[flow/design.v]
module adder_floating_point(
							input logic signed [31:0]  operand_normalized_ieee_a , operand_normalized_ieee_b , 
							output logic signed [31:0]  final_sum , 
							output logic zero ,
							output logic overflow ,
							output logic underflow ,
							input logic op 
							);
logic carrynan;
logic signed [24:0]  fraction_a , fraction_b ; 
logic signed [24:0] sum ; 
logic [7:0] exponent_a , exponent_b , positive_difference , biggest_exponent;
logic signB;
always_comb
	begin
	sum = 0;
	carrynan = 0;
	overflow = 0;
	underflow = 0;
	signB=op^operand_normalized_ieee_b[31];
		fraction_a [22:0] = operand_normalized_ieee_a [22:0] ;
		fraction_a[23] = 1 ;
		fraction_a[24] = 0 ;
		exponent_a = operand_normalized_ieee_a [30:23] ;
		fraction_b [22:0] = operand_normalized_ieee_b [22:0] ;
		fraction_b[23] = 1 ;
		fraction_b[24] = 0 ;
		exponent_b = operand_normalized_ieee_b [30:23] ;
	if(exponent_a >= exponent_b)
		begin	
			positive_difference = exponent_a - exponent_b;
			fraction_b >>>= positive_difference ;
			biggest_exponent = exponent_a ; 
		end
	else 
		begin
			positive_difference = exponent_b - exponent_a;
			fraction_a>>>= positive_difference ;
			biggest_exponent = exponent_b;
		end
		if (&exponent_a & ~&exponent_b)
			final_sum = operand_normalized_ieee_a ;
		else if (&exponent_b & ~&exponent_a)
			begin	
			final_sum[30:0] = operand_normalized_ieee_b[30:0] ;
			final_sum[31] = signB ;
			end
		else if (&exponent_a & &exponent_b )
			begin
					if (operand_normalized_ieee_a[31] != signB)
							final_sum = 32'b01111111100000000000000000000001 ;
						else 
							begin
								{carrynan,final_sum[22:0]} = fraction_a + fraction_b ;
								final_sum[31] = operand_normalized_ieee_a[31];
								final_sum [30:23] = biggest_exponent ;
								if(carrynan)
									final_sum = 32'b01111111100000000000000000000001 ;
							end
			end
		else if ((operand_normalized_ieee_a==0)&(operand_normalized_ieee_b==0))
						final_sum = 32'b0;
		else if ((~&exponent_a & ~&exponent_b) & (operand_normalized_ieee_a[22:0] == operand_normalized_ieee_b[22:0]) & (operand_normalized_ieee_a[31] != signB) & (exponent_a == exponent_b) )
						final_sum = 32'b0;
			else
				begin
if(operand_normalized_ieee_a[31]==signB)
begin
		sum = fraction_a + fraction_b;	
		final_sum[31]=operand_normalized_ieee_a[31];
		if (sum[24] == 1 )
		begin
			biggest_exponent= biggest_exponent + 1 ;
			sum=sum>>1;
end					
end
else
if (exponent_a > exponent_b)
begin
			sum = fraction_a - fraction_b;	
      final_sum[31]=operand_normalized_ieee_a[31];
end
else if (exponent_a < exponent_b)
  begin
		sum = fraction_b - fraction_a;	
final_sum[31]=signB;
end
else if (fraction_a>=fraction_b)
  begin
		sum=fraction_a - fraction_b;
    final_sum[31]=operand_normalized_ieee_a[31];
end
else
  begin
		sum=fraction_b - fraction_a;
	final_sum[31]=signB;
	end
        if (sum[23]==0)
        for(int i =0 ; i<=23;i=i+1)	
        begin
          if(sum[23]==0)
          begin
            if (biggest_exponent>=1) 
            begin	
            biggest_exponent=biggest_exponent-1;
            sum=sum<<1;
            end
          end
        end
 if (sum[24] == 1 )
		begin
			biggest_exponent= biggest_exponent + 1 ;
			sum=sum>>1;
			end     
final_sum[30:23]=biggest_exponent;
final_sum[22:0]=sum[22:0];
		end
if (biggest_exponent == 0)
			begin
			underflow = 1 ; 
			end
else if (biggest_exponent > 8'd254)
			begin
			overflow = 1 ;
			end
zero = (~|final_sum);
end
endmodule
module fp_adder_top (
    input  logic        clk,
    input  logic        rst,
    input  logic        start,
    input  logic [31:0] operand_normalized_ieee_a,
    input  logic [31:0] operand_normalized_ieee_b,
    input  logic        op,
    output logic [31:0] final_sum,
    output logic        finish,
    output logic        zero,
    output logic        overflow,
    output logic        underflow
);
  logic [31:0] a_q, b_q;
  logic        op_q, valid_q;
  logic [31:0] sum_d;
  logic        zero_d, overflow_d, underflow_d;
  always_ff @(posedge clk) begin
    a_q  <= operand_normalized_ieee_a;
    b_q  <= operand_normalized_ieee_b;
    op_q <= op;
    if (rst) valid_q <= 1'b0;
    else     valid_q <= start;
  end
  adder_floating_point u_add (
      .operand_normalized_ieee_a(a_q),
      .operand_normalized_ieee_b(b_q),
      .final_sum(sum_d),
      .zero(zero_d),
      .overflow(overflow_d),
      .underflow(underflow_d),
      .op(op_q)
  );
  always_ff @(posedge clk) begin
    final_sum <= sum_d;
    zero      <= zero_d;
    overflow  <= overflow_d;
    underflow <= underflow_d;
    if (rst) finish <= 1'b0;
    else     finish <= valid_q;
  end
endmodule
[flow/run.sh]
#!/bin/bash
# the make line also repeats each setting of config.mk as NAME=value (left out here)
make -C /OpenROAD-flow-scripts/flow DESIGN_CONFIG=/design/flow/config.mk WORK_HOME=/design/flow/orfs CLKGATE_MAP_FILE= finish
[flow/config.mk]
export PLATFORM = sky130hd
export DESIGN_NAME = fp_adder_top
export DESIGN_NICKNAME = fp_adder_top
export VERILOG_FILES = /design/flow/design.v
export SDC_FILE = /design/flow/constraint.sdc
export NUM_CORES = 4
export LEC_CHECK = 0
export ABC_AREA = 0
export CAP_MARGIN = 25
export CELL_PAD_IN_SITES_DETAIL_PLACEMENT = 2
export CELL_PAD_IN_SITES_GLOBAL_PLACEMENT = 0
export CORE_ASPECT_RATIO = 1.99
export CORE_MARGIN = 5
export CORE_UTILIZATION = 46
export CTS_CLUSTER_DIAMETER = 332
export CTS_CLUSTER_SIZE = 12
export GPL_ROUTABILITY_DRIVEN = 0
export MAX_ROUTING_LAYER = met4
export PLACE_DENSITY = 0.42
export SLEW_MARGIN = 5
[flow/constraint.sdc]
create_clock -name core_clock -period 61.6 [get_ports {clk}]
set_input_delay 12.3200 -clock core_clock [delete_from_list [all_inputs] [get_ports {clk}]]
set_output_delay 12.3200 -clock core_clock [all_outputs]
set_load 0.01 [all_outputs]
==> Changelog: implementation, run 1 <==
### Physical design

* Status: did not finish
* Exit stage: global routing (5_1_grt)
* First Err: [ERROR GRT-0116] Global routing finished with congestion. Check the congestion regions in the DRC Viewer.
* EDFF count, synth at 0
* Cells after Synth at 4446
* Cell Area, Synth at 0.0308 mm2
* Main area contributors: mux2i_1 9.6%, dfxtp_1 6.6%, a21oi_1 6.3%
* Syn. warnings at 2
* Comb area leader: AND-OR/OR-AND gates
* H-tree Lvls at 3
* CTS Sinks at 102
* Ys flop type: dfxtp_1
* Ao+oa area frac at 35.5%
* Gr ovfl total at 851
* Die area at 0.0724 mm2
* Buffers on Ports at 103
* # Cells Yosys at 4446
* Hpwl dp at 149000 um
* I/O pins at 104
* Top cell type by total area after synthesis: mux2i_1
* Area leader share at 9.60%
* FP Core Util at 46.4%
* Core ar. at 0.0662 mm2
* Synth flops at 102
* Nets at Floorplan at 4654
* Global Route Usage Sum at 79.5%
* XOR/XNOR Area Share at 4.32%
* Avg Cell Area, Syn at 6.92 um2
* Top-count cell post-synth: nand2_1
* Cts hold-fix bufs at 0
* Yosys simple share at 28.0%
* Top cells by count, synth: 518 x nand2_1, 498 x nor2_1, 390 x a21oi_1
* Placed cells at 5279
* Async S/R FF share, synth at 0%
* Cell Type Count at 180
* Die Y-Extent at 375 um
* Largest buffer count on any clock path at 2
* Mux share at 13.0%
* Adder share at 5.85%
* Post-synth seq share at 6.64%
* Number of CTS-inserted buffers at 9
* Root Driver: clkbuf_16
* Width of the die at 193 um
* # rows at 133
* Chip Area, Yosys at 0.0308 mm2
-- layer usage --
metal / overflow / GRT usage, %
met4: 229 / 87.1
met1: 8 / 72.4
met2: 600 / 98.8
met5: - / -
met3: 14 / 60.0
-- through the flow --
| stage | setup slack [ns] | instance area (um2) |
|---|---|---|
| after floorplan | 18.17 | 30800 |
| after global placement | 7.63 | 32300 |
| after detailed placement | 2.06 | 32300 |
| after CTS | 0.267 | 32700 |
-- what timing repair did --
| item | CTS |
|---|---|
| setup buffers | 1 |
| pin swaps | 3 |
| setup endpoints to repair | 20 |
| gates resized | 5 |
| cloned | 3 |
==> run 2: changes to the inputs <==
Settings changed: ABC_AREA 0 to unset, CAP_MARGIN 25 to 20, CELL_PAD_IN_SITES_DETAIL_PLACEMENT 2 to unset, CELL_PAD_IN_SITES_GLOBAL_PLACEMENT 0 to 3, CORE_ASPECT_RATIO 1.99 to 0.7, CORE_MARGIN 5 to 2, CORE_UTILIZATION 46 to 48, CTS_CLUSTER_DIAMETER 332 to unset, CTS_CLUSTER_SIZE 12 to 82, GPL_TIMING_DRIVEN set to 1, MAX_ROUTING_LAYER met4 to unset, PLACE_DENSITY 0.42 to unset, PLACE_DENSITY_LB_ADDON set to 0.28, SETUP_SLACK_MARGIN set to 2.43, SLEW_MARGIN 5 to 20, TNS_END_PERCENT set to 100.
Clock period 61.6 ns to 30.8 ns, I/O delays scaled along.
==> run 2 against run 1 <==
Net effect:
- the run fails in global placement without I/O (3_1_place_gp_skip_io)
- die area shrank 8.7%
- synthesized cell count is the same
- synthesized area is the same
==> Changelog: implementation, run 2 <==
### Physical design

* Area leader share at 9.60% (unchanged)
* Synth flops at 102 (unchanged)
* Avg Cell Area, Syn at 6.92 um2 (unchanged)
* Async S/R FF share, synth at 0% (unchanged)
* Ao+oa area frac at 35.5% (unchanged)
* # rows at 77 (was 133)
* Syn. warnings at 2 (unchanged)
* First Err: [ERROR FLW-0024] Place density exceeds 1.0 (current PLACE_DENSITY_LB_ADDON =  0.28). Please check if the value of  PLACE_DENSITY_LB_ADDON is between 0 and 0.99. (was [ERROR GRT-0116] Global routing finished with congestion. Check the congestion regions in the DRC Viewer.)
* Die Y-Extent at 216 um (was 375 um)
* Cell Area, Synth at 0.0308 mm2 (unchanged)
* FP Core Util at 48.6% (was 46.4%)
* Mux share at 13.0% (unchanged)
* Top-count cell post-synth: nand2_1 (unchanged)
* Main area contributors: mux2i_1 9.6%, dfxtp_1 6.6%, a21oi_1 6.3% (unchanged)
* Ys flop type: dfxtp_1 (unchanged)
* Exit stage: global placement without I/O (3_1_place_gp_skip_io) (was global routing (5_1_grt))
* Width of the die at 307 um (was 193 um)
* Adder share at 5.85% (unchanged)
* Comb area leader: AND-OR/OR-AND gates (unchanged)
* XOR/XNOR Area Share at 4.32% (unchanged)
* Core ar. at 0.0633 mm2 (was 0.0662 mm2)
* Top cells by count, synth: 518 x nand2_1, 498 x nor2_1, 390 x a21oi_1 (unchanged)
* Cell Type Count at 180 (unchanged)
* Nets at Floorplan at 4654 (unchanged)
* Top cell type by total area after synthesis: mux2i_1 (unchanged)
* Die area at 0.0661 mm2 (was 0.0724 mm2)
* EDFF count, synth at 0 (unchanged)
* Yosys simple share at 28.0% (unchanged)
* Chip Area, Yosys at 0.0308 mm2 (unchanged)
* Status: did not finish (unchanged)
* Cells after Synth at 4446 (unchanged)
* Post-synth seq share at 6.64% (unchanged)
* # Cells Yosys at 4446 (unchanged)
==> run 3: changes to the inputs <==
Settings changed: ABC_AREA set to 1, CAP_MARGIN 20 to 25, CELL_PAD_IN_SITES_GLOBAL_PLACEMENT 3 to 0, CORE_ASPECT_RATIO 0.7 to unset, CORE_UTILIZATION 48 to 72, CTS_CLUSTER_SIZE 82 to 70, GPL_ROUTABILITY_DRIVEN 0 to unset, GPL_TIMING_DRIVEN 1 to unset, PLACE_DENSITY_LB_ADDON 0.28 to 0.27, SETUP_SLACK_MARGIN 2.43 to unset, TNS_END_PERCENT 100 to unset.
Clock period 30.8 ns to 37.6 ns, I/O delays scaled along.
==> run 3 against run 2 <==
Net effect:
- the run now finishes clean
- synthesized cell count up 19%
- die area decreased by 41%
- synthesized area fell by 12%
==> Changelog: implementation, run 3 <==
### Metrics

* Status: complete, no violations (was did not finish)
* Crit-path leading delay family: simple AND/OR/NAND/NOR gates
* Gr ovfl total at 0
* Die area at 0.0392 mm2 (was 0.0661 mm2)
* Top cells by count, synth: 1708 x nand2_1, 786 x inv_1, 596 x o21ai_0 (was 518 x nand2_1, 498 x nor2_1, 390 x a21oi_1)
* Mux share at 0.960% (was 13.0%)
* # Cells Yosys at 5276 (was 4446)
* WHS Path Cells at 2
* Placed cells at 5717
* Vias/cell at 5.89
* Worst-margin pin slew at 1.15 ns
* Drt pass-1 iters at 13
* Max Clock Skew at 0.0147 ns
* Global-route wire length before repair at 144000 um
* Hold EP: finish
* Worst R2R Path Depth at 254
* Max Cap Viol at 0
* Critical path's slowest cell: fa_1
* CP required at 37.92 ns
* H-tree Lvls at 3
* Pins over their slew limit at 0
* Cts hold-fix bufs at 0
* FP Core Util at 72.5% (was 48.6%)
* Wire per inst at 16.4 um
* FF-to-FF setup slack at 2.80 ns
* Clk pin slew, worst setup/hold paths at 0.08 ns
* GPL Wtd Cong at 1.19
* Syn. warnings at 2 (unchanged)
* Cell Type Count at 65 (was 180)
* CP most frequent cell: nand2_1
* Async S/R FF share, synth at 0% (unchanged)
* Worst min-delay path category: flip-flop to flip-flop
* Largest net degree at the start of global routing at 124
* Setup TNS at 0 ns
* Min Tclk post-route at 34.80 ns
* Hold WS at 0.417 ns
* Cells after Synth at 5276 (was 4446)
* Worst setup endpoint: zero
* Area leader share at 23.7% (was 9.60%)
* Hpwl dp at 73600 um
* Hold Fails Final Rpt at 0
* Top-count cell post-synth: nand2_1 (unchanged)
* Final instance count without filler cells at 5773
* CTS Sinks at 102
* Top cell type by total area after synthesis: nand2_1 (was mux2i_1)
* Post-layout nets at 5464
* Total wire length at 94500 um
* Buffers on Ports at 103
* Width of the die at 198 um (was 307 um)
* CP bufs+invs at 42
* Main area contributors: nand2_1 24%, o21ai_0 11%, inv_1 11% (was mux2i_1 9.6%, dfxtp_1 6.6%, a21oi_1 6.3%)
* Crit path arrival time at 35.12 ns
* Post-synth seq share at 7.53% (was 6.64%)
* CP startpoint: b_q[30]
* Chip Area, Yosys at 0.0271 mm2 (was 0.0308 mm2)
* Root Driver: clkbuf_16
* # rows at 71 (was 77)
* Slew HR at 22.3%
* Critical path startpoint category: flip-flop
* R2R Path End: zero
* Largest buffer count on any clock path at 2
* Number of global-route vias before repair at 28960
* XOR/XNOR Area Share at 2.42% (was 4.32%)
* Comb area leader: simple AND/OR/NAND/NOR gates (was AND-OR/OR-AND gates)
* # setup viols final at 0
* CP endpoint kind: flip-flop
* Core ar. at 0.0374 mm2 (was 0.0633 mm2)
* Avg Cell Area, Syn at 5.14 um2 (was 6.92 um2)
* Yosys simple share at 47.1% (was 28.0%)
* Final ANT Viol Nets at 0
* DRT iter0 DRCs at 4466
* Nets at Floorplan at 5484 (was 4654)
* Adder share at 6.60% (was 5.85%)
* CP max FO at 47
* Layout area overhead at 7.05%
* Ys flop type: dfxtp_1 (unchanged)
* Setup slack after layout at 2.80 ns
* Cell Area, Synth at 0.0271 mm2 (was 0.0308 mm2)
* Global Route Usage Sum at 45.5%
* R2r startpoint: b_q[30]
* Log Warnings at 104
* Initial antenna violation count at 3
* Latency at later pin at 0.37 ns
* Post-layout period usage at 92.6%
* Die Y-Extent at 198 um (was 216 um)
* Ao+oa area frac at 19.9% (was 35.5%)
* I/O pins at 104
* Worst path depth at 254
* EDFF count, synth at 0 (unchanged)
* Worst Setup Path Type: flip-flop to flip-flop
* Synth flops at 102 (unchanged)
* Max Clk Rate at 0.0287 GHz
* Vias at 34031
* Slowest cell delay on critical path at 0.46 ns
* HP Start: valid_q
* Fill cell count at 3279
* Remaining DRCs at 0
* CTS tree: done
* Pre-CTS setup slack at -0.250 ns
* Number of CTS-inserted buffers at 9
run 3: what timing repair did:
action / 4_1_cts / 5_1_grt
gates cloned: 0 / 15
setup buffers: 0 / 22
gates resized: 3 / 71
endpoints found under the setup margin: 4 / 34
hold endpoints to repair: 0 / 0
pin swaps: 0 / 18
run 3: layer usage:
metal / vias up / global-route usage [%] / wire length, um
li1: 16743 / - / -
met1: 14560 / 54.1 / 35800
met2: 2129 / 71.9 / 39500
met3: 595 / 11.3 / 11200
met4: 4 / 32.3 / 8000
met5: - / 0 / 31
run 3: layout make-up:
cell class	instances	area, um2	area share [%]
inverter	855	3230	11.1
clock buffer	10	239	0.824
tap	511	639	2.20
sequential	102	2040	7.04
antenna	1	2.50	0.00862
multi-input combinational	4126	21300	73.3
timing repair inverter	3	22.5	0.0776
clock inverter	6	63.8	0.220
timing repair buffer	159	1520	5.24
run 3: through the flow:
stage | utilization, % | cell area (um2)
after floorplan | - | 27100
after global placement | 74.9 | 28000
after detailed placement | 74.9 | 28000
after CTS | 75.8 | 28300
after global routing | 77.6 | 29000
final | 77.6 | 29000
==> run 4: changes to the inputs <==
Settings changed: CAP_MARGIN 25 to 40, CTS_CLUSTER_DIAMETER set to 94, CTS_CLUSTER_SIZE 70 to 13, GPL_ROUTABILITY_DRIVEN set to 0, PLACE_DENSITY_LB_ADDON 0.27 to 0.26, SETUP_SLACK_MARGIN set to 2.51.
Clock period 37.6 ns to 22.8 ns, I/O delays scaled along.
==> run 4 against run 3 <==
Net effect:
- the run now fails in detailed placement (3_5_place_dp)
- die area is the same
- synthesized area is the same
- synthesized cell count is the same
==> Changelog: implementation, run 4 <==
### Physical design

* Status: did not finish (was complete, no violations)
* Exit stage: detailed placement (3_5_place_dp)
* First Err: [ERROR DPL-0038] Utilization greater than 100%, impossible to legalize
* Top-count cell post-synth: nand2_1 (unchanged)
* Area leader share at 23.7% (unchanged)
* I/O pins at 104 (unchanged)
* Chip Area, Yosys at 0.0271 mm2 (unchanged)
* # Cells Yosys at 5276 (unchanged)
* Die Y-Extent at 198 um (unchanged)
* Core ar. at 0.0374 mm2 (unchanged)
* Async S/R FF share, synth at 0% (unchanged)
* Comb area leader: simple AND/OR/NAND/NOR gates (unchanged)
* Cell Area, Synth at 0.0271 mm2 (unchanged)
* Main area contributors: nand2_1 24%, o21ai_0 11%, inv_1 11% (unchanged)
* FP Core Util at 72.5% (unchanged)
* Avg Cell Area, Syn at 5.14 um2 (unchanged)
* Mux share at 0.960% (unchanged)
* Buffers on Ports at 103 (unchanged)
* Cell Type Count at 65 (unchanged)
* Syn. warnings at 2 (unchanged)
* Die area at 0.0392 mm2 (unchanged)
* Post-synth seq share at 7.53% (unchanged)
* Top cells by count, synth: 1708 x nand2_1, 786 x inv_1, 596 x o21ai_0 (unchanged)
* Yosys simple share at 47.1% (unchanged)
* Nets at Floorplan at 5484 (unchanged)
* Ys flop type: dfxtp_1 (unchanged)
* Ao+oa area frac at 19.9% (unchanged)
* Width of the die at 198 um (unchanged)
* Synth flops at 102 (unchanged)
* Adder share at 6.60% (unchanged)
* Cells after Synth at 5276 (unchanged)
* Top cell type by total area after synthesis: nand2_1 (unchanged)
* EDFF count, synth at 0 (unchanged)
* # rows at 71 (unchanged)
* XOR/XNOR Area Share at 2.42% (unchanged)
-- run 4: through the flow --
stage	cell area (um2)	TNS, ns
after floorplan	28400	-93.50
after global placement	37900	-59.06
==> run 5: changes to the inputs <==
Settings changed: CAP_MARGIN 40 to 25, CORE_UTILIZATION 72 to 71, CTS_CLUSTER_DIAMETER 94 to 256, CTS_CLUSTER_SIZE 13 to 54, GPL_ROUTABILITY_DRIVEN 0 to unset, MAX_ROUTING_LAYER set to met4, PLACE_DENSITY set to 0.65, PLACE_DENSITY_LB_ADDON 0.26 to unset, SETUP_SLACK_MARGIN 2.51 to -2.0.
Clock period 22.8 ns to 26.0 ns, I/O delays scaled along.
==> run 5 against run 4 <==
Net effect:
- the run fails in global routing (5_1_grt)
- synthesized cell count is the same
- die area grew 1.4%
- synthesized area is the same
==> Changelog: implementation, run 5 <==
### Physical design

* Top cell type by total area after synthesis: nand2_1 (unchanged)
* Ys flop type: dfxtp_1 (unchanged)
* Core ar. at 0.0377 mm2 (was 0.0374 mm2)
* Exit stage: global routing (5_1_grt) (was detailed placement (3_5_place_dp))
* CTS Sinks at 102
* First Err: [ERROR GRT-0116] Global routing finished with congestion. Check the congestion regions in the DRC Viewer. (was [ERROR DPL-0038] Utilization greater than 100%, impossible to legalize)
* Mux share at 0.960% (unchanged)
* Post-synth seq share at 7.53% (unchanged)
* Width of the die at 199 um (was 198 um)
* Nets at Floorplan at 5484 (unchanged)
* # rows at 71 (unchanged)
* GPL Wtd Cong at 1.25
* Yosys simple share at 47.1% (unchanged)
* Die area at 0.0398 mm2 (was 0.0392 mm2)
* Ao+oa area frac at 19.9% (unchanged)
* H-tree Lvls at 3
* Largest buffer count on any clock path at 2
* FP Core Util at 72.0% (was 72.5%)
* Placed cells at 6666
* Die Y-Extent at 199 um (was 198 um)
* Global Route Usage Sum at 103%
* Syn. warnings at 2 (unchanged)
* Root Driver: clkbuf_16
* Cells after Synth at 5276 (unchanged)
* EDFF count, synth at 0 (unchanged)
* I/O pins at 104 (unchanged)
* Area leader share at 23.7% (unchanged)
* Gr ovfl total at 3250
* Adder share at 6.60% (unchanged)
* Number of CTS-inserted buffers at 9
* Hpwl dp at 100000 um
* Synth flops at 102 (unchanged)
* Comb area leader: simple AND/OR/NAND/NOR gates (unchanged)
* Cell Area, Synth at 0.0271 mm2 (unchanged)
* Async S/R FF share, synth at 0% (unchanged)
* XOR/XNOR Area Share at 2.42% (unchanged)
* Chip Area, Yosys at 0.0271 mm2 (unchanged)
* Top-count cell post-synth: nand2_1 (unchanged)
* Avg Cell Area, Syn at 5.14 um2 (unchanged)
* Buffers on Ports at 103 (unchanged)
* # Cells Yosys at 5276 (unchanged)
* Top cells by count, synth: 1708 x nand2_1, 786 x inv_1, 596 x o21ai_0 (unchanged)
* Main area contributors: nand2_1 24%, o21ai_0 11%, inv_1 11% (unchanged)
* Status: did not finish (unchanged)
* Cell Type Count at 65 (unchanged)
==> run 5: per-stage QoR <==
step                      setup WS (ns)  instance area [um2]  util [%]
after global placement           -0.521                35300      93.7
after detailed placement          -3.43                35300      93.7
after floorplan                   -1.97                27200         -
after CTS                         -2.77                36200      96.1
==> run 5: timing repair <==
action / 4_1_cts
buffers inserted: 26
pin swaps: 25
cloned: 3
gates resized: 136
endpoints found under the setup margin: 34
hold buffers: 0
==> run 5: layer usage <==
layer	global-route usage, %	GRT overflow
met1	89.3	157
met2	129	2314
met3	82.8	121
met4	113	658
met5	-	-
==> run 6: changes to the inputs <==
Settings changed: ABC_AREA 1 to unset, CAP_MARGIN 25 to 20, CELL_PAD_IN_SITES_DETAIL_PLACEMENT set to 2, CELL_PAD_IN_SITES_GLOBAL_PLACEMENT 0 to unset, CORE_UTILIZATION 71 to 52, CTS_CLUSTER_DIAMETER 256 to unset, CTS_CLUSTER_SIZE 54 to 46, HOLD_SLACK_MARGIN set to 0.25, MAX_ROUTING_LAYER met4 to met5, PLACE_DENSITY 0.65 to 0.93, SETUP_SLACK_MARGIN -2.0 to unset.
Clock period 26.0 ns to 62.9 ns, I/O delays scaled along.
==> run 6 against run 5 <==
Net effect:
- synthesized area up 13%
- die area grew 54%
- synthesized cell count decreased by 16%
- the run fails in detailed placement (3_5_place_dp)
==> Changelog: implementation, run 6 <==
### Physical design

* First Err: [ERROR DPL-0033] detailed placement checks failed during check placement. (was [ERROR GRT-0116] Global routing finished with congestion. Check the congestion regions in the DRC Viewer.)
* Adder share at 5.85% (was 6.60%)
* Cells after Synth at 4446 (was 5276)
* Die area at 0.0611 mm2 (was 0.0398 mm2)
* Cell Area, Synth at 0.0308 mm2 (was 0.0271 mm2)
* Cell Type Count at 180 (was 65)
* Status: did not finish (unchanged)
* Top cells by count, synth: 518 x nand2_1, 498 x nor2_1, 390 x a21oi_1 (was 1708 x nand2_1, 786 x inv_1, 596 x o21ai_0)
* Main area contributors: mux2i_1 9.6%, dfxtp_1 6.6%, a21oi_1 6.3% (was nand2_1 24%, o21ai_0 11%, inv_1 11%)
* Ys flop type: dfxtp_1 (unchanged)
* # Cells Yosys at 4446 (was 5276)
* Buffers on Ports at 103 (unchanged)
* Nets at Floorplan at 4654 (was 5484)
* Post-synth seq share at 6.64% (was 7.53%)
* Chip Area, Yosys at 0.0308 mm2 (was 0.0271 mm2)
* Mux share at 13.0% (was 0.960%)
* # rows at 89 (was 71)
* Top cell type by total area after synthesis: mux2i_1 (was nand2_1)
* Die Y-Extent at 247 um (was 199 um)
* Comb area leader: AND-OR/OR-AND gates (was simple AND/OR/NAND/NOR gates)
* Synth flops at 102 (unchanged)
* Exit stage: detailed placement (3_5_place_dp) (was global routing (5_1_grt))
* EDFF count, synth at 0 (unchanged)
* Syn. warnings at 2 (unchanged)
* Width of the die at 247 um (was 199 um)
* Async S/R FF share, synth at 0% (unchanged)
* FP Core Util at 52.3% (was 72.0%)
* Ao+oa area frac at 35.5% (was 19.9%)
* Area leader share at 9.60% (was 23.7%)
* Avg Cell Area, Syn at 6.92 um2 (was 5.14 um2)
* Core ar. at 0.0588 mm2 (was 0.0377 mm2)
* Yosys simple share at 28.0% (was 47.1%)
* XOR/XNOR Area Share at 4.32% (was 2.42%)
* I/O pins at 104 (unchanged)
* Top-count cell post-synth: nand2_1 (unchanged)
* GPL Wtd Cong at 1.05 (was 1.25)
run 6: through the flow:
step | hold slack (ns) | cell area [um2]
after floorplan | 0.414 | 30800
after global placement | 0.418 | 32000
==> run 7: changes to the inputs <==
Settings changed: CELL_PAD_IN_SITES_DETAIL_PLACEMENT 2 to unset, CORE_UTILIZATION 52 to 59, CTS_CLUSTER_SIZE 46 to unset, HOLD_SLACK_MARGIN 0.25 to unset, MAX_ROUTING_LAYER met5 to unset, PLACE_DENSITY 0.93 to unset, SETUP_SLACK_MARGIN set to 4.0.
Clock period 62.9 ns to 21.4 ns, I/O delays scaled along.
==> run 7 against run 6 <==
Net effect:
- the flow stops in global routing (5_1_grt)
- synthesized area unchanged
- die area decreased by 12%
- synthesized cell count unchanged
==> Changelog: implementation, run 7 <==
### Physical design

* Yosys simple share at 28.0% (unchanged)
* Ao+oa area frac at 35.5% (unchanged)
* GPL Wtd Cong at 1.14 (was 1.05)
* Status: did not finish (unchanged)
* Chip Area, Yosys at 0.0308 mm2 (unchanged)
* H-tree Lvls at 3
* First Err: [ERROR GRT-0116] Global routing finished with congestion. Check the congestion regions in the DRC Viewer. (was [ERROR DPL-0033] detailed placement checks failed during check placement.)
* Width of the die at 232 um (was 247 um)
* Top cells by count, synth: 518 x nand2_1, 498 x nor2_1, 390 x a21oi_1 (unchanged)
* Synth flops at 102 (unchanged)
* Post-synth seq share at 6.64% (unchanged)
* Main area contributors: mux2i_1 9.6%, dfxtp_1 6.6%, a21oi_1 6.3% (unchanged)
* Largest buffer count on any clock path at 2
* Avg Cell Area, Syn at 6.92 um2 (unchanged)
* Syn. warnings at 2 (unchanged)
* Core ar. at 0.0514 mm2 (was 0.0588 mm2)
* Gr ovfl total at 13
* Root Driver: clkbuf_16
* Pre-CTS setup slack at -14.29 ns
* I/O pins at 104 (unchanged)
* Mux share at 13.0% (unchanged)
* Adder share at 5.85% (unchanged)
* Global Route Usage Sum at 70.6%
* EDFF count, synth at 0 (unchanged)
* Cells after Synth at 4446 (unchanged)
* Top cell type by total area after synthesis: mux2i_1 (unchanged)
* Cts hold-fix bufs at 0
* Exit stage: global routing (5_1_grt) (was detailed placement (3_5_place_dp))
* Cell Area, Synth at 0.0308 mm2 (unchanged)
* Buffers on Ports at 103 (unchanged)
* Ys flop type: dfxtp_1 (unchanged)
* Area leader share at 9.60% (unchanged)
* Hpwl dp at 116000 um
* Number of CTS-inserted buffers at 9
* CTS Sinks at 102
* Top-count cell post-synth: nand2_1 (unchanged)
* FP Core Util at 59.8% (was 52.3%)
* Die Y-Extent at 232 um (was 247 um)
* # Cells Yosys at 4446 (unchanged)
* Die area at 0.0540 mm2 (was 0.0611 mm2)
* Placed cells at 6636
* Nets at Floorplan at 4654 (unchanged)
* XOR/XNOR Area Share at 4.32% (unchanged)
* Cell Type Count at 180 (unchanged)
* Comb area leader: AND-OR/OR-AND gates (unchanged)
* # rows at 83 (was 89)
* Async S/R FF share, synth at 0% (unchanged)
-- run 7: metrics by stage --
step | hold WS, ns | instance area, um2 | util, %
4_1_cts | 0.468 | 47500 | 92.4
2_1_floorplan | 0.414 | 32300 | -
3_5_place_dp | 0.439 | 45100 | 87.7
3_3_place_gp | 0.420 | 45100 | 87.7
-- run 7: routing by layer --
layer / global-route usage (%) / overflow
met1: 72.4 / 1
met2: 91.7 / 7
met3: 49.2 / 0
met4: 65.6 / 5
met5: 24.3 / 0
-- run 7: what timing repair did --
action                                  CTS
gates resized                           188
pin swaps                               128
endpoints found under the setup margin   34
cloned                                    5
buffers inserted                        148
==> run 8: changes to the inputs <==
Settings changed: ABC_AREA set to 1, CORE_UTILIZATION 59 to 62, CTS_CLUSTER_DIAMETER set to 166, CTS_CLUSTER_SIZE set to 96, PLACE_DENSITY set to 0.37, SETUP_SLACK_MARGIN 4.0 to unset, TNS_END_PERCENT set to 10.
Clock period 21.4 ns to 22.1 ns, I/O delays scaled along.
==> run 8 against run 7 <==
Net effect:
- the run again fails in global routing (5_1_grt)
- synthesized area decreased by 12%
- synthesized cell count increased by 19%
- die area decreased by 16%
==> Changelog: implementation, run 8 <==
### Physical design

* Main area contributors: nand2_1 24%, o21ai_0 11%, inv_1 11% (was mux2i_1 9.6%, dfxtp_1 6.6%, a21oi_1 6.3%)
* Core ar. at 0.0431 mm2 (was 0.0514 mm2)
* Top-count cell post-synth: nand2_1 (unchanged)
* Avg Cell Area, Syn at 5.14 um2 (was 6.92 um2)
* Status: did not finish (unchanged)
* EDFF count, synth at 0 (unchanged)
* Root Driver: clkbuf_16 (unchanged)
* Mux share at 0.960% (was 13.0%)
* # rows at 76 (was 83)
* Cell Area, Synth at 0.0271 mm2 (was 0.0308 mm2)
* Global Route Usage Sum at 92.4%
* Yosys simple share at 47.1% (was 28.0%)
* Pre-CTS setup slack at -5.13 ns (was -14.29 ns)
* Number of CTS-inserted buffers at 9 (unchanged)
* Ys flop type: dfxtp_1 (unchanged)
* GPL Wtd Cong at 1.26 (was 1.14)
* H-tree Lvls at 3 (unchanged)
* First Err: [ERROR GRT-0116] Global routing finished with congestion. Check the congestion regions in the DRC Viewer. (unchanged)
* Buffers on Ports at 103 (unchanged)
* Post-synth seq share at 7.53% (was 6.64%)
* Comb area leader: simple AND/OR/NAND/NOR gates (was AND-OR/OR-AND gates)
* Ao+oa area frac at 19.9% (was 35.5%)
* Chip Area, Yosys at 0.0271 mm2 (was 0.0308 mm2)
* Synth flops at 102 (unchanged)
* Die area at 0.0454 mm2 (was 0.0540 mm2)
* Async S/R FF share, synth at 0% (unchanged)
* Largest buffer count on any clock path at 2 (unchanged)
* FP Core Util at 62.9% (was 59.8%)
* Top cell type by total area after synthesis: nand2_1 (was mux2i_1)
* Nets at Floorplan at 5484 (was 4654)
* Area leader share at 23.7% (was 9.60%)
* Width of the die at 213 um (was 232 um)
* Top cells by count, synth: 1708 x nand2_1, 786 x inv_1, 596 x o21ai_0 (was 518 x nand2_1, 498 x nor2_1, 390 x a21oi_1)
* Die Y-Extent at 213 um (was 232 um)
* I/O pins at 104 (unchanged)
* CTS Sinks at 102 (unchanged)
* Cell Type Count at 65 (was 180)
* # Cells Yosys at 5276 (was 4446)
* Gr ovfl total at 1340
* Cells after Synth at 5276 (was 4446)
* Syn. warnings at 2 (unchanged)
* Hpwl dp at 93900 um (was 116000 um)
* Adder share at 6.60% (was 5.85%)
* Placed cells at 6981 (was 6636)
* Exit stage: global routing (5_1_grt) (unchanged)
* XOR/XNOR Area Share at 2.42% (was 4.32%)
## run 8: stage by stage
step           hold slack [ns]  util [%]  area, um2
4_1_cts                  0.435      95.7      41200
2_1_floorplan            0.388         -      28400
3_5_place_dp             0.427      89.1      38400
3_3_place_gp             0.401      89.1      38400
## run 8: layer usage
layer / GRT usage (%) / GRT overflow
met5: 58.3 / 5
met4: 101 / 443
met3: 80.2 / 24
met2: 108 / 833
met1: 86.7 / 35
## run 8: repair_timing
item	in CTS
setup endpoints to repair	34
pin swaps	209
gates cloned	7
resized	377
buffers inserted	146
hold buffers	0
hold endpoints to repair	0
==> run 9: changes to the inputs <==
Settings changed: ABC_AREA 1 to unset, CORE_UTILIZATION 62 to 33, CTS_CLUSTER_DIAMETER 166 to unset, CTS_CLUSTER_SIZE 96 to unset, PLACE_DENSITY 0.37 to unset, TNS_END_PERCENT 10 to unset.
Clock period 22.1 ns to 61.0 ns, I/O delays scaled along.
==> run 9 against run 8 <==
Net effect:
- the run now finishes clean
- synthesized cell count decreased by 16%
- synthesized area grew 13%
- die area is 110% higher
==> Changelog: implementation, run 9 <==
### Metrics

* Status: complete, no violations (was did not finish)
* Post-synth seq share at 6.64% (was 7.53%)
* Cts hold-fix bufs at 0 (unchanged)
* CP most frequent cell: ha_1
* Hold EP: finish
* Vias/cell at 6.12
* CP endpoint kind: flip-flop
* Layout area overhead at 6.93%
* Adder share at 5.85% (was 6.60%)
* Top-count cell post-synth: nand2_1 (unchanged)
* GPL Wtd Cong at 1.01 (was 1.26)
* Yosys simple share at 28.0% (was 47.1%)
* Hold Fails Final Rpt at 0
* Worst R2R Path Depth at 196
* Buffers on Ports at 103 (unchanged)
* R2r startpoint: a_q[26]
* Ao+oa area frac at 35.5% (was 19.9%)
* Global-route wire length before repair at 184000 um
* Post-layout nets at 4600
* Avg Cell Area, Syn at 6.92 um2 (was 5.14 um2)
* Worst-margin pin slew at 1.25 ns
* CP required at 61.30 ns
* Syn. warnings at 2 (unchanged)
* R2R Path End: zero
* Remaining DRCs at 0
* Die Y-Extent at 309 um (was 213 um)
* Clk pin slew, worst setup/hold paths at 0.09 ns
* Number of CTS-inserted buffers at 9 (unchanged)
* Area leader share at 9.60% (was 23.7%)
* Largest buffer count on any clock path at 2 (unchanged)
* Comb area leader: AND-OR/OR-AND gates (was simple AND/OR/NAND/NOR gates)
* Global Route Usage Sum at 23.8%
* Number of global-route vias before repair at 31469
* HP Start: valid_q
* Setup TNS at 0 ns
* EDFF count, synth at 0 (unchanged)
* Final ANT Viol Nets at 0
* H-tree Lvls at 3 (unchanged)
* Top cell type by total area after synthesis: mux2i_1 (was nand2_1)
* CP bufs+invs at 34
* Drt pass-1 iters at 6
* Wire per inst at 21.1 um
* Width of the die at 309 um (was 213 um)
* Log Warnings at 103
* # rows at 111 (was 76)
* FP Core Util at 33.4% (was 62.9%)
* Top cells by count, synth: 518 x nand2_1, 498 x nor2_1, 390 x a21oi_1 (was 1708 x nand2_1, 786 x inv_1, 596 x o21ai_0)
* # Cells Yosys at 4446 (was 5276)
* Total wire length at 119000 um
* Pins over their slew limit at 0
* Placed cell areas at 0.0326 mm2 (was 0.0384 mm2)
* Root Driver: clkbuf_16 (unchanged)
* Nets at Floorplan at 4654 (was 5484)
* Core ar. at 0.0921 mm2 (was 0.0431 mm2)
* CTS tree: done
* Placed cells at 5624 (was 6981)
* Die area at 0.0957 mm2 (was 0.0454 mm2)
* Main area contributors: mux2i_1 9.6%, dfxtp_1 6.6%, a21oi_1 6.3% (was nand2_1 24%, o21ai_0 11%, inv_1 11%)
* Critical path's slowest cell: a21oi_4
* CP max FO at 72
* Min Tclk post-route at 54.77 ns
* Gr ovfl total at 0
* Largest net degree at the start of global routing at 73
* Max Clk Rate at 0.0183 GHz
* CP startpoint: a_q[26]
* WHS Path Cells at 1
* Max Cap Viol at 0
* Post-CTS sizing at 0 (was 377)
* Critical path startpoint category: flip-flop
* Max Clock Skew at 0.0202 ns
* XOR/XNOR Area Share at 4.32% (was 2.42%)
* Worst Setup Path Type: flip-flop to flip-flop
* Cell Type Count at 180 (was 65)
* CTS Sinks at 102 (unchanged)
* Worst min-delay path category: flip-flop to flip-flop
* Vias at 34523
* Hpwl dp at 95200 um (was 93900 um)
* DRT iter0 DRCs at 3666
* Initial antenna violation count at 1
* Mux share at 13.0% (was 0.960%)
* RSZ-0062 raised after global routing: no
* Finished Cell Area at 0.0329 mm2
* Slew HR at 16.1%
* Cells after Synth at 4446 (was 5276)
* Worst path depth at 196
* Ys flop type: dfxtp_1 (unchanged)
* Post-layout period usage at 89.8%
* Cell Area, Synth at 0.0308 mm2 (was 0.0271 mm2)
* Chip Area, Yosys at 0.0308 mm2 (was 0.0271 mm2)
* Post-CTS setup buffer count at 0 (was 146)
* FF-to-FF setup slack at 6.23 ns
* Final instance count without filler cells at 5641
* Slowest cell delay on critical path at 0.88 ns
* Async S/R FF share, synth at 0% (unchanged)
* Crit path arrival time at 55.06 ns
* Latency at later pin at 0.39 ns
* I/O pins at 104 (unchanged)
* # setup viols final at 0
* Worst setup endpoint: zero
* Crit-path leading delay family: AND-OR/OR-AND gates
* Synth flops at 102 (unchanged)
[run 9: metrics by stage]
stage          worst slack [ns]  util (%)  hold slack (ns)
2_1_floorplan             17.57         -            0.414
3_3_place_gp               8.60      35.4            0.449
4_1_cts                    6.95      35.7            0.461
5_1_grt                    1.14      35.7            0.478
3_5_place_dp               7.20      35.4            0.432
6_report                   6.23      35.7            0.460
[run 9: area by class of cell]
class	count	area, um2
fillers	9985	59200
multi-input cells	3928	26800
flip-flops and latches	102	2040
well taps	1243	1560
repair buffers	166	1500
inverters	185	696
clock buffers	9	225
clock inverters	7	76.3
diodes	1	2.50
[run 9: metal layers]
metal / wire length, um / GRT usage (%) / vias to the layer above / part of all wire [%]
met5: 0 / 0 / - / 0
met1: 55400 / 34.4 / 16317 / 47
li1: - / - / 16530 / -
met3: 10000 / 4.18 / 203 / 8.4
met4: 3570 / 6.71 / 0 / 3.0
met2: 50100 / 36.0 / 1473 / 42
==> run 10: changes to the inputs <==
Settings changed: CORE_UTILIZATION 33 to 70, CTS_CLUSTER_DIAMETER set to 358, CTS_CLUSTER_SIZE set to 31, SETUP_SLACK_MARGIN set to -1.6.
Clock period 61.0 ns to 21.4 ns, I/O delays scaled along.
==> run 10 against run 9 <==
Net effect:
- the run now fails in detailed placement (3_5_place_dp)
- synthesized area unchanged
- synthesized cell count unchanged
- die area down 52%
==> Changelog: implementation, run 10 <==
### Physical design

* Status: did not finish (was complete, no violations)
* Exit stage: detailed placement (3_5_place_dp)
* First Err: [ERROR DPL-0038] Utilization greater than 100%, impossible to legalize
* Cells after Synth at 4446 (unchanged)
* Avg Cell Area, Syn at 6.92 um2 (unchanged)
* Cell Type Count at 180 (unchanged)
* FP Core Util at 71.1% (was 33.4%)
* Comb area leader: AND-OR/OR-AND gates (unchanged)
* Yosys simple share at 28.0% (unchanged)
* Ys flop type: dfxtp_1 (unchanged)
* Core ar. at 0.0433 mm2 (was 0.0921 mm2)
* Synth flops at 102 (unchanged)
* Die Y-Extent at 214 um (was 309 um)
* Width of the die at 214 um (was 309 um)
* Area leader share at 9.60% (unchanged)
* Main area contributors: mux2i_1 9.6%, dfxtp_1 6.6%, a21oi_1 6.3% (unchanged)
* EDFF count, synth at 0 (unchanged)
* Chip Area, Yosys at 0.0308 mm2 (unchanged)
* Mux share at 13.0% (unchanged)
* Ao+oa area frac at 35.5% (unchanged)
* Post-synth seq share at 6.64% (unchanged)
* Syn. warnings at 2 (unchanged)
* Die area at 0.0456 mm2 (was 0.0957 mm2)
* Adder share at 5.85% (unchanged)
* Top cell type by total area after synthesis: mux2i_1 (unchanged)
* I/O pins at 104 (unchanged)
* Top cells by count, synth: 518 x nand2_1, 498 x nor2_1, 390 x a21oi_1 (unchanged)
* Buffers on Ports at 103 (unchanged)
* # rows at 76 (was 111)
* Nets at Floorplan at 4654 (unchanged)
* Cell Area, Synth at 0.0308 mm2 (unchanged)
* XOR/XNOR Area Share at 4.32% (unchanged)
* Top-count cell post-synth: nand2_1 (unchanged)
* Async S/R FF share, synth at 0% (unchanged)
* # Cells Yosys at 4446 (unchanged)
* GPL Wtd Cong at 1.23 (was 1.01)
## run 10: stage by stage
stage                   instance area [um2]  setup TNS, ns
after floorplan                       32300        -550.74
after global placement                44400        -402.76
==> run 11: changes to the inputs <==
Settings changed: CORE_UTILIZATION 70 to 51, CTS_CLUSTER_DIAMETER 358 to unset, CTS_CLUSTER_SIZE 31 to unset, SETUP_SLACK_MARGIN -1.6 to 4.91.
Clock period 21.4 ns to 21.6 ns, I/O delays scaled along.
==> run 11 against run 10 <==
Net effect:
- now fails the layout checks on negative setup slack
- die area rose by 37%
- synthesized cell count did not move
- synthesized area did not move
==> Changelog: implementation, run 11 <==
### Metrics

* Number of CTS-inserted buffers at 9
* Critical path startpoint category: flip-flop
* H-tree Lvls at 3
* Gr ovfl total at 0
* Vias at 44136
* Ao+oa area frac at 35.5% (unchanged)
* Max Cap Viol at 0
* Synth flops at 102 (unchanged)
* CP max FO at 6
* Layout area overhead at 60.0%
* Adder share at 5.85% (unchanged)
* R2R Path End: zero
* Blocking Checks: negative setup slack
* Nets at Floorplan at 4654 (unchanged)
* Log Warnings at 109
* Die Y-Extent at 250 um (was 214 um)
* Top-count cell post-synth: nand2_1 (unchanged)
* Async S/R FF share, synth at 0% (unchanged)
* Die area at 0.0623 mm2 (was 0.0456 mm2)
* CTS Sinks at 102
* Area leader share at 9.60% (unchanged)
* Wire per inst at 21.3 um
* Setup TNS at -441.68 ns
* R2r startpoint: a_q[25]
* Global-route wire length before repair at 223000 um
* CP endpoint kind: flip-flop
* Max Clock Skew at 0.0177 ns
* Number of global-route vias before repair at 41425
* Top cell type by total area after synthesis: mux2i_1 (unchanged)
* Chip Area, Yosys at 0.0308 mm2 (unchanged)
* XOR/XNOR Area Share at 4.32% (unchanged)
* Post-synth seq share at 6.64% (unchanged)
* Crit path arrival time at 35.45 ns
* Largest buffer count on any clock path at 2
* Ys flop type: dfxtp_1 (unchanged)
* Placed cells at 6800
* Root Driver: clkbuf_16
* GPL Wtd Cong at 1.08 (was 1.23)
* Cell Type Count at 180 (unchanged)
* Syn. warnings at 2 (unchanged)
* I/O pins at 104 (unchanged)
* Core ar. at 0.0600 mm2 (was 0.0433 mm2)
* Hold WS at 0.458 ns
* Remaining DRCs at 0
* Mux share at 13.0% (unchanged)
* Main area contributors: mux2i_1 9.6%, dfxtp_1 6.6%, a21oi_1 6.3% (unchanged)
* WHS Path Cells at 1
* Worst min-delay path category: flip-flop to flip-flop
* Worst path depth at 186
* Post-layout period usage at 163%
* Status: complete, but fails checks (was did not finish)
* Cts hold-fix bufs at 0
* Yosys simple share at 28.0% (unchanged)
* Worst Setup Path Type: flip-flop to flip-flop
* EDFF count, synth at 0 (unchanged)
* Post-layout nets at 6447
* Vias/cell at 6.28
* HP Start: valid_q
* Total wire length at 150000 um
* CP required at 21.92 ns
* Cells after Synth at 4446 (unchanged)
* Placed cell areas at 0.0456 mm2
* Max Clk Rate at 0.0285 GHz
* Cell Area, Synth at 0.0308 mm2 (unchanged)
* CTS tree: done
* Final ANT Viol Nets at 0
* Largest net degree at the start of global routing at 52
* Min Tclk post-route at 35.13 ns
* Final instance count without filler cells at 7029
* Drt pass-1 iters at 9
* Critical path's slowest cell: or4_4
* Width of the die at 250 um (was 214 um)
* FF-to-FF setup slack at -13.53 ns
* # setup viols final at 34
* DRT iter0 DRCs at 5140
* Setup slack after layout at -13.53 ns
* Clk pin slew, worst setup/hold paths at 0.09 ns
* CP most frequent cell: buf_4
* Initial antenna violation count at 4
* # rows at 90 (was 76)
* Worst R2R Path Depth at 186
* Buffers on Ports at 103 (unchanged)
* Pins over their slew limit at 0
* Hold EP: finish
* Hpwl dp at 113000 um
* Worst setup endpoint: zero
* Hold Fails Final Rpt at 0
* Latency at later pin at 0.40 ns
* Slowest cell delay on critical path at 0.53 ns
* Top cells by count, synth: 518 x nand2_1, 498 x nor2_1, 390 x a21oi_1 (unchanged)
* Finished Cell Area at 0.0492 mm2
* # Cells Yosys at 4446 (unchanged)
* Comb area leader: AND-OR/OR-AND gates (unchanged)
* CP bufs+invs at 43
* FP Core Util at 51.2% (was 71.1%)
* Global Route Usage Sum at 44.1%
* Crit-path leading delay family: AND-OR/OR-AND gates
* RSZ-0062 raised after global routing: yes
* CP startpoint: a_q[25]
* Worst-margin pin slew at 1.13 ns
* Slew HR at 24.1%
* Avg Cell Area, Syn at 6.92 um2 (unchanged)
-- run 11: timing repair --
item,4_1_cts,5_1_grt
gates cloned,3,0
setup endpoints to repair,34,34
gates resized,210,168
buffers inserted,138,69
pin swaps,151,119
-- run 11: per-stage QoR --
stage	util (%)	setup WS [ns]
floorplan	-	-16.60
finish	82.0	-13.53
global route	82.0	-14.85
CTS	80.0	-12.37
global placement	76.0	-12.47
detailed placement	76.0	-13.42
-- run 11: per-layer routing --
metal / vias up / routed length (um) / global-route usage, %
li1: 20228 / - / -
met1: 20452 / 58500 / 55.8
met2: 2737 / 65400 / 71.2
met3: 717 / 16700 / 9.72
met4: 2 / 9320 / 20.6
met5: - / 13 / 0
-- run 11: area by class of cell --
| type | instances | area, um2 |
|---|---|---|
| Antenna cell | 3 | 7.51 |
| Clock buffer | 9 | 225 |
| Clock inverter | 7 | 76.3 |
| Fill cell | 4157 | 10800 |
| Inverter | 185 | 719 |
| Multi-Input combinational cell | 3929 | 29400 |
| Sequential cell | 102 | 2050 |
| Tap cell | 782 | 978 |
| Timing Repair Buffer | 2012 | 15700 |
==> run 12: changes to the inputs <==
Settings changed: ABC_AREA set to 0, CAP_MARGIN 20 to 25, CELL_PAD_IN_SITES_GLOBAL_PLACEMENT set to 0, CORE_UTILIZATION 51 to 32, CTS_CLUSTER_DIAMETER set to 253, CTS_CLUSTER_SIZE set to 98, PLACE_DENSITY set to 0.42, SETUP_SLACK_MARGIN 4.91 to unset, TNS_END_PERCENT set to 5.
Clock period 21.6 ns to 60.9 ns, I/O delays scaled along.
==> run 12 against run 11 <==
Net effect:
- now clean on timing, DRC and antenna
- synthesized area unchanged
- core utilization decreased by 47 points
- critical path depth increased by 6
- non-clock buffer count decreased by 1831
- first-iteration DRC count decreased by 36%
- synthesized cell count unchanged
- via count decreased by 23%
- flip-flop count unchanged
- largest cell class unchanged
==> Changelog: implementation, run 12 <==
### Metrics

* Status: complete, no violations (was complete, but fails checks)
* Max Cap Viol at 0 (unchanged)
* Post-layout period usage at 89.5% (was 163%)
* CP max FO at 61 (was 6)
* Gr ovfl total at 0 (unchanged)
* Register area at 0.00204 mm2 (was 0.00205 mm2)
* Max Clk Rate at 0.0183 GHz (was 0.0285 GHz)
* R2r startpoint: a_q[23] (was a_q[25])
* EDFF count, synth at 0 (unchanged)
* Nets at Floorplan at 4654 (unchanged)
* Buffers on Ports at 103 (unchanged)
* Critical path startpoint category: flip-flop (unchanged)
* Post-layout nets at 4615 (was 6447)
* Setup TNS at 0 ns (was -441.68 ns)
* Hold EP: finish (unchanged)
* Die area at 0.0986 mm2 (was 0.0623 mm2)
* Chip Area, Yosys at 0.0308 mm2 (unchanged)
* Cell Area, Synth at 0.0308 mm2 (unchanged)
* Width of the die at 314 um (was 250 um)
* GPL Wtd Cong at 0.944 (was 1.08)
* Crit-path leading delay family: simple AND/OR/NAND/NOR gates (was AND-OR/OR-AND gates)
* Placed cell areas at 0.0327 mm2 (was 0.0456 mm2)
* FF-to-FF setup slack at 6.39 ns (was -13.53 ns)
* # rows at 113 (was 90)
* # Cells Yosys at 4446 (unchanged)
* Number of CTS-inserted buffers at 9 (unchanged)
* Area leader share at 9.60% (unchanged)
* H-tree Lvls at 3 (unchanged)
* Largest net degree at the start of global routing at 62 (was 52)
* XOR/XNOR Area Share at 4.32% (unchanged)
* Hold WS at 0.478 ns (was 0.458 ns)
* Finished Cell Area at 0.0331 mm2 (was 0.0492 mm2)
* Hold Fails Final Rpt at 0 (unchanged)
* Global Route Usage Sum at 25.0% (was 44.1%)
* Log Warnings at 103 (was 109)
* Yosys simple share at 28.0% (unchanged)
* Worst R2R Path Depth at 192 (was 186)
* Cts hold-fix bufs at 0 (unchanged)
* CTS Sinks at 102 (unchanged)
* Syn. warnings at 2 (unchanged)
* FP Core Util at 32.3% (was 51.2%)
* CP required at 61.23 ns (was 21.92 ns)
* Worst setup endpoint: zero (unchanged)
* Post-CTS sizing at 0 (was 210)
* Cells after Synth at 4446 (unchanged)
* CP startpoint: a_q[23] (was a_q[25])
* Main area contributors: mux2i_1 9.6%, dfxtp_1 6.6%, a21oi_1 6.3% (unchanged)
* Crit path arrival time at 54.84 ns (was 35.45 ns)
* Slew HR at 18.3% (was 24.1%)
* Worst min-delay path category: flip-flop to flip-flop (unchanged)
* Multi-input logic area at 0.0268 mm2 (was 0.0294 mm2)
* Hpwl dp at 104000 um (was 113000 um)
* Max Clock Skew at 0.0359 ns (was 0.0177 ns)
* Comb area leader: AND-OR/OR-AND gates (unchanged)
* Avg Cell Area, Syn at 6.92 um2 (unchanged)
* Post-synth seq share at 6.64% (unchanged)
* Post-CTS setup buffer count at 0 (was 138)
* Ys flop type: dfxtp_1 (unchanged)
* Wire per inst at 22.6 um (was 21.3 um)
* CP endpoint kind: flip-flop (unchanged)
* Drt pass-1 iters at 6 (was 9)
* Top-count cell post-synth: nand2_1 (unchanged)
* Min Tclk post-route at 54.51 ns (was 35.13 ns)
* CP bufs+invs at 33 (was 43)
* Initial antenna violation count at 4 (unchanged)
* Worst Setup Path Type: flip-flop to flip-flop (unchanged)
* Mux share at 13.0% (unchanged)
* I/O pins at 104 (unchanged)
* Top cell type by total area after synthesis: mux2i_1 (unchanged)
* Ao+oa area frac at 35.5% (unchanged)
* Vias/cell at 6.02 (was 6.28)
* Final ANT Viol Nets at 0 (unchanged)
* Adder share at 5.85% (unchanged)
* Clk pin slew, worst setup/hold paths at 0.12 ns (was 0.09 ns)
* Setup slack after layout at 6.39 ns (was -13.53 ns)
* Worst-margin pin slew at 1.22 ns (was 1.13 ns)
* Die Y-Extent at 314 um (was 250 um)
* # setup viols final at 0 (was 34)
* Number of global-route vias before repair at 31840 (was 41425)
* Latency at later pin at 0.42 ns (was 0.40 ns)
* Slowest cell delay on critical path at 0.85 ns (was 0.53 ns)
* Remaining DRCs at 0 (unchanged)
* Layout area overhead at 7.58% (was 60.0%)
* RSZ-0062 raised after global routing: no (was yes)
* HP Start: valid_q (unchanged)
* Pre-CTS setup slack at 5.84 ns (was -13.42 ns)
* Pins over their slew limit at 0 (unchanged)
* Vias at 34170 (was 44136)
* R2R Path End: zero (unchanged)
* Largest buffer count on any clock path at 2 (unchanged)
* Global-route wire length before repair at 196000 um (was 223000 um)
* DRT iter0 DRCs at 3312 (was 5140)
* Critical path's slowest cell: and4bb_1 (was or4_4)
* Async S/R FF share, synth at 0% (unchanged)
* Fill cell count at 10390 (was 4157)
* Core ar. at 0.0952 mm2 (was 0.0600 mm2)
* Worst path depth at 192 (was 186)
* CTS tree: done (unchanged)
* Top cells by count, synth: 518 x nand2_1, 498 x nor2_1, 390 x a21oi_1 (unchanged)
* CP most frequent cell: ha_1 (was buf_4)
* Synth flops at 102 (unchanged)
* Cell Type Count at 180 (unchanged)
* Total wire length at 129000 um (was 150000 um)
* Root Driver: clkbuf_16 (unchanged)
* WHS Path Cells at 1 (unchanged)
## run 12: through the flow
step,instances,util (%)
2_1_floorplan,4446,-
3_3_place_gp,5655,34.4
3_5_place_dp,5657,34.4
4_1_cts,5673,34.7
5_1_grt,5677,34.8
6_report,5679,34.8
## run 12: per-layer routing
| metal | vias to the layer above | GRT usage, % | routed length, um |
|---|---|---|---|
| li1 | 16540 | - | - |
| met3 | 100 | 4.62 | 9200 |
| met2 | 1111 | 36.6 | 52500 |
| met4 | 2 | 3.65 | 1770 |
| met5 | - | 0.580 | 80 |
| met1 | 16417 | 38.0 | 65000 |
## run 12: area by class of cell
class | count | share of cell area [%]
Clock inverter | 7 | 0.269
Multi-Input combinational cell | 3928 | 81.0
Clock buffer | 9 | 0.681
Timing Repair Buffer | 181 | 4.98
Sequential cell | 102 | 6.17
Tap cell | 1265 | 4.78
Antenna cell | 2 | 0.0151
Inverter | 185 | 2.10
==> run 13: changes to the inputs <==
Settings changed: ABC_AREA 0 to 1, CAP_MARGIN 25 to 5, CORE_UTILIZATION 32 to 71, CTS_CLUSTER_DIAMETER 253 to 256, CTS_CLUSTER_SIZE 98 to 54, HOLD_SLACK_MARGIN set to -0.09, MAX_ROUTING_LAYER set to met4, PLACE_DENSITY 0.42 to 0.65, SETUP_SLACK_MARGIN set to 3.94, TNS_END_PERCENT 5 to unset.
Clock period 60.9 ns to 31.2 ns, I/O delays scaled along.
==> run 13 against run 12 <==
Net effect:
- the flow now stops in global routing (5_1_grt)
- synthesized cell count is 19% higher
- die area is 60% lower
- synthesized area is 12% lower
==> Changelog: implementation, run 13 <==
### Physical design

* Number of CTS-inserted buffers at 9 (unchanged)
* XOR/XNOR Area Share at 2.42% (was 4.32%)
* Async S/R FF share, synth at 0% (unchanged)
* Top-count cell post-synth: nand2_1 (unchanged)
* Pre-CTS setup slack at -1.13 ns (was 5.84 ns)
* Post-synth seq share at 7.53% (was 6.64%)
* Exit stage: global routing (5_1_grt)
* Synth flops at 102 (unchanged)
* Area leader share at 23.7% (was 9.60%)
* EDFF count, synth at 0 (unchanged)
* Main area contributors: nand2_1 24%, o21ai_0 11%, inv_1 11% (was mux2i_1 9.6%, dfxtp_1 6.6%, a21oi_1 6.3%)
* FP Core Util at 72.0% (was 32.3%)
* Hpwl dp at 71800 um (was 104000 um)
* Ys flop type: dfxtp_1 (unchanged)
* # rows at 71 (was 113)
* Nets at Floorplan at 5484 (was 4654)
* Avg Cell Area, Syn at 5.14 um2 (was 6.92 um2)
* Adder share at 6.60% (was 5.85%)
* Mux share at 0.960% (was 13.0%)
* Gr ovfl total at 125
* H-tree Lvls at 3 (unchanged)
* Die area at 0.0398 mm2 (was 0.0986 mm2)
* Largest buffer count on any clock path at 2 (unchanged)
* I/O pins at 104 (unchanged)
* Cell Area, Synth at 0.0271 mm2 (was 0.0308 mm2)
* Cell Type Count at 65 (was 180)
* # Cells Yosys at 5276 (was 4446)
* Width of the die at 199 um (was 314 um)
* Top cells by count, synth: 1708 x nand2_1, 786 x inv_1, 596 x o21ai_0 (was 518 x nand2_1, 498 x nor2_1, 390 x a21oi_1)
* Ao+oa area frac at 19.9% (was 35.5%)
* Buffers on Ports at 103 (unchanged)
* First Err: [ERROR GRT-0232] Routing congestion too high. Check the congestion heatmap in the GUI.
* GPL Wtd Cong at 1.31 (was 0.944)
* Root Driver: clkbuf_16 (unchanged)
* Top cell type by total area after synthesis: nand2_1 (was mux2i_1)
* Core ar. at 0.0377 mm2 (was 0.0952 mm2)
* Global Route Usage Sum at 79.1%
* Status: did not finish (was complete, no violations)
* CTS Sinks at 102 (unchanged)
* Chip Area, Yosys at 0.0271 mm2 (was 0.0308 mm2)
* Comb area leader: simple AND/OR/NAND/NOR gates (was AND-OR/OR-AND gates)
* Syn. warnings at 2 (unchanged)
* Placed cells at 5752 (was 5657)
* Cells after Synth at 5276 (was 4446)
* Yosys simple share at 47.1% (was 28.0%)
* Die Y-Extent at 199 um (was 314 um)
==> run 13: layer usage <==
metal,global-route usage [%],overflow
met4,76.4,49
met1,78.3,2
met3,62.3,3
met2,94.2,71
met5,-,-
==> run 13: through the flow <==
| stage | area, um2 | TNS (ns) | hold slack (ns) | utilization (%) |
|---|---|---|---|---|
| floorplan | 27500 | 0 | 0.388 | - |
| global placement | 28600 | 0 | 0.400 | 76.0 |
| detailed placement | 28600 | -21.90 | 0.412 | 76.0 |
| CTS | 30600 | 0 | 0.425 | 81.3 |
==> run 13: timing repair <==
item                                    in CTS
endpoints found under the setup margin      34
hold buffers                                 0
pin swaps                                   91
resized                                    161
gates cloned                                16
buffers inserted                           115
==> run 14: changes to the inputs <==
Settings changed: CAP_MARGIN 5 to 25, CELL_PAD_IN_SITES_DETAIL_PLACEMENT set to 0, CORE_ASPECT_RATIO set to 1.99, CORE_MARGIN 2 to 5, CORE_UTILIZATION 71 to 46, CTS_CLUSTER_DIAMETER 256 to 142, CTS_CLUSTER_SIZE 54 to 12, GPL_ROUTABILITY_DRIVEN set to 0, HOLD_SLACK_MARGIN -0.09 to unset, MAX_ROUTING_LAYER met4 to met5, PLACE_DENSITY 0.65 to 0.42, SETUP_SLACK_MARGIN 3.94 to unset, SLEW_MARGIN 20 to 5, TNS_END_PERCENT set to 30.
Clock period 31.2 ns to 23.9 ns, I/O delays scaled along.
==> run 14 against run 13 <==
Net effect:
- the layout now fails its checks (negative setup slack)
- synthesized area unchanged
- die area up 61%
- synthesized cell count unchanged
==> Changelog: implementation, run 14 <==
### Metrics

* Nets at Floorplan at 5484 (unchanged)
* Hold EP: finish
* R2R Path End: overflow
* Buffers on Ports at 103 (unchanged)
* H-tree Lvls at 3 (unchanged)
* Worst path depth at 237
* Mux share at 0.960% (unchanged)
* Crit path arrival time at 26.31 ns
* Grt met2 use at 69.7%
* CP endpoint kind: flip-flop
* Width of the die at 182 um (was 199 um)
* Root Driver: clkbuf_16 (unchanged)
* Status: complete, but fails checks (was did not finish)
* Log Warnings at 108
* RSZ-0062 raised after global routing: yes
* Setup slack after layout at -2.09 ns
* Blocking Checks: negative setup slack
* CP max FO at 23
* Number of CTS-inserted buffers at 9 (unchanged)
* Global Route Usage Sum at 38.0%
* Critical path's slowest cell: nand2_1
* Min Tclk post-route at 25.99 ns
* Comb area leader: simple AND/OR/NAND/NOR gates (unchanged)
* R2r startpoint: a_q[23]
* EDFF count, synth at 0 (unchanged)
* Finished Cell Area at 0.0423 mm2
* WHS Path Cells at 2
* Max Cap Viol at 0
* # Cells Yosys at 5276 (unchanged)
* Register area at 0.00205 mm2
* Latency at later pin at 0.39 ns
* Slowest cell delay on critical path at 0.38 ns
* Max Clock Skew at 0.0133 ns
* # setup viols final at 34
* Placed cell areas at 0.0386 mm2 (was 0.0286 mm2)
* Worst setup endpoint: overflow
* Main area contributors: nand2_1 24%, o21ai_0 11%, inv_1 11% (unchanged)
* Wire per inst at 17.4 um
* CTS Sinks at 102 (unchanged)
* Gr ovfl total at 0
* Worst min-delay path category: flip-flop to flip-flop
* Post-layout period usage at 109%
* CP bufs+invs at 40
* Chip Area, Yosys at 0.0271 mm2 (unchanged)
* DRT iter0 DRCs at 2386
* Avg Cell Area, Syn at 5.14 um2 (unchanged)
* CP startpoint: a_q[23]
* FP Core Util at 46.5% (was 72.0%)
* Setup TNS at -59.28 ns
* Initial antenna violation count at 11
* Final ANT Viol Nets at 0
* Worst Setup Path Type: flip-flop to flip-flop
* Pre-CTS setup slack at -2.71 ns (was -1.13 ns)
* Syn. warnings at 2 (unchanged)
* Top cell type by total area after synthesis: nand2_1 (unchanged)
* Total wire length at 128000 um
* CTS tree: done
* Max Clk Rate at 0.0385 GHz
* Hpwl dp at 99400 um (was 71800 um)
* Die Y-Extent at 352 um (was 199 um)
* Largest buffer count on any clock path at 2 (unchanged)
* Top cells by count, synth: 1708 x nand2_1, 786 x inv_1, 596 x o21ai_0 (unchanged)
* I/O pins at 104 (unchanged)
* FF-to-FF setup slack at -2.09 ns
* Ys flop type: dfxtp_1 (unchanged)
* Number of global-route vias before repair at 37346
* Cells after Synth at 5276 (unchanged)
* Async S/R FF share, synth at 0% (unchanged)
* Synth flops at 102 (unchanged)
* Remaining DRCs at 0
* CP required at 24.22 ns
* Drt pass-1 iters at 6
* Multi-input logic area at 0.0239 mm2
* Gr busiest metal: met2
* CP most frequent cell: nand2_4
* Cell Type Count at 65 (unchanged)
* Worst R2R Path Depth at 237
* XOR/XNOR Area Share at 2.42% (unchanged)
* Met1 Usage GRT at 29.6%
* # rows at 125 (was 71)
* Largest net degree at the start of global routing at 60
* HP Start: valid_q
* Crit-path leading delay family: simple AND/OR/NAND/NOR gates
* Cell Area, Synth at 0.0271 mm2 (unchanged)
* Post-synth seq share at 7.53% (unchanged)
* Yosys simple share at 47.1% (unchanged)
* Ao+oa area frac at 19.9% (unchanged)
* Vias/cell at 5.32
* Pins over their slew limit at 0
* Slew HR at 24.2%
run 14: what timing repair did:
item / in CTS / in global routing
pin swaps: 265 / 129
cloned: 5 / 1
hold buffers: 0 / 0
buffers inserted: 123 / 45
setup endpoints to repair: 34 / 34
gates resized: 341 / 181
run 14: stage by stage:
| stage | hold slack, ns | cells | utilization [%] |
|---|---|---|---|
| global placement | 0.400 | 7149 | 66.1 |
| global route | 0.448 | 7351 | 72.5 |
| CTS | 0.415 | 7294 | 70.5 |
| detailed placement | 0.402 | 7151 | 66.1 |
| finish | 0.409 | 7357 | 72.5 |
| floorplan | 0.388 | 5276 | - |
run 14: area by class of cell:
type	instances	area share [%]
sequential	102	4.84
tap	762	2.25
clock inverter	7	0.174
antenna	7	0.0414
inverter	855	7.77
multi-input combinational	4115	56.4
clock buffer	9	0.532
timing repair buffer	1500	28.0
run 14: routing by layer:
layer,vias up,routed length [um]
met5,-,72
met4,12,16700
met1,17410,37600
li1,19382,-
met2,1462,64800
met3,867,8650
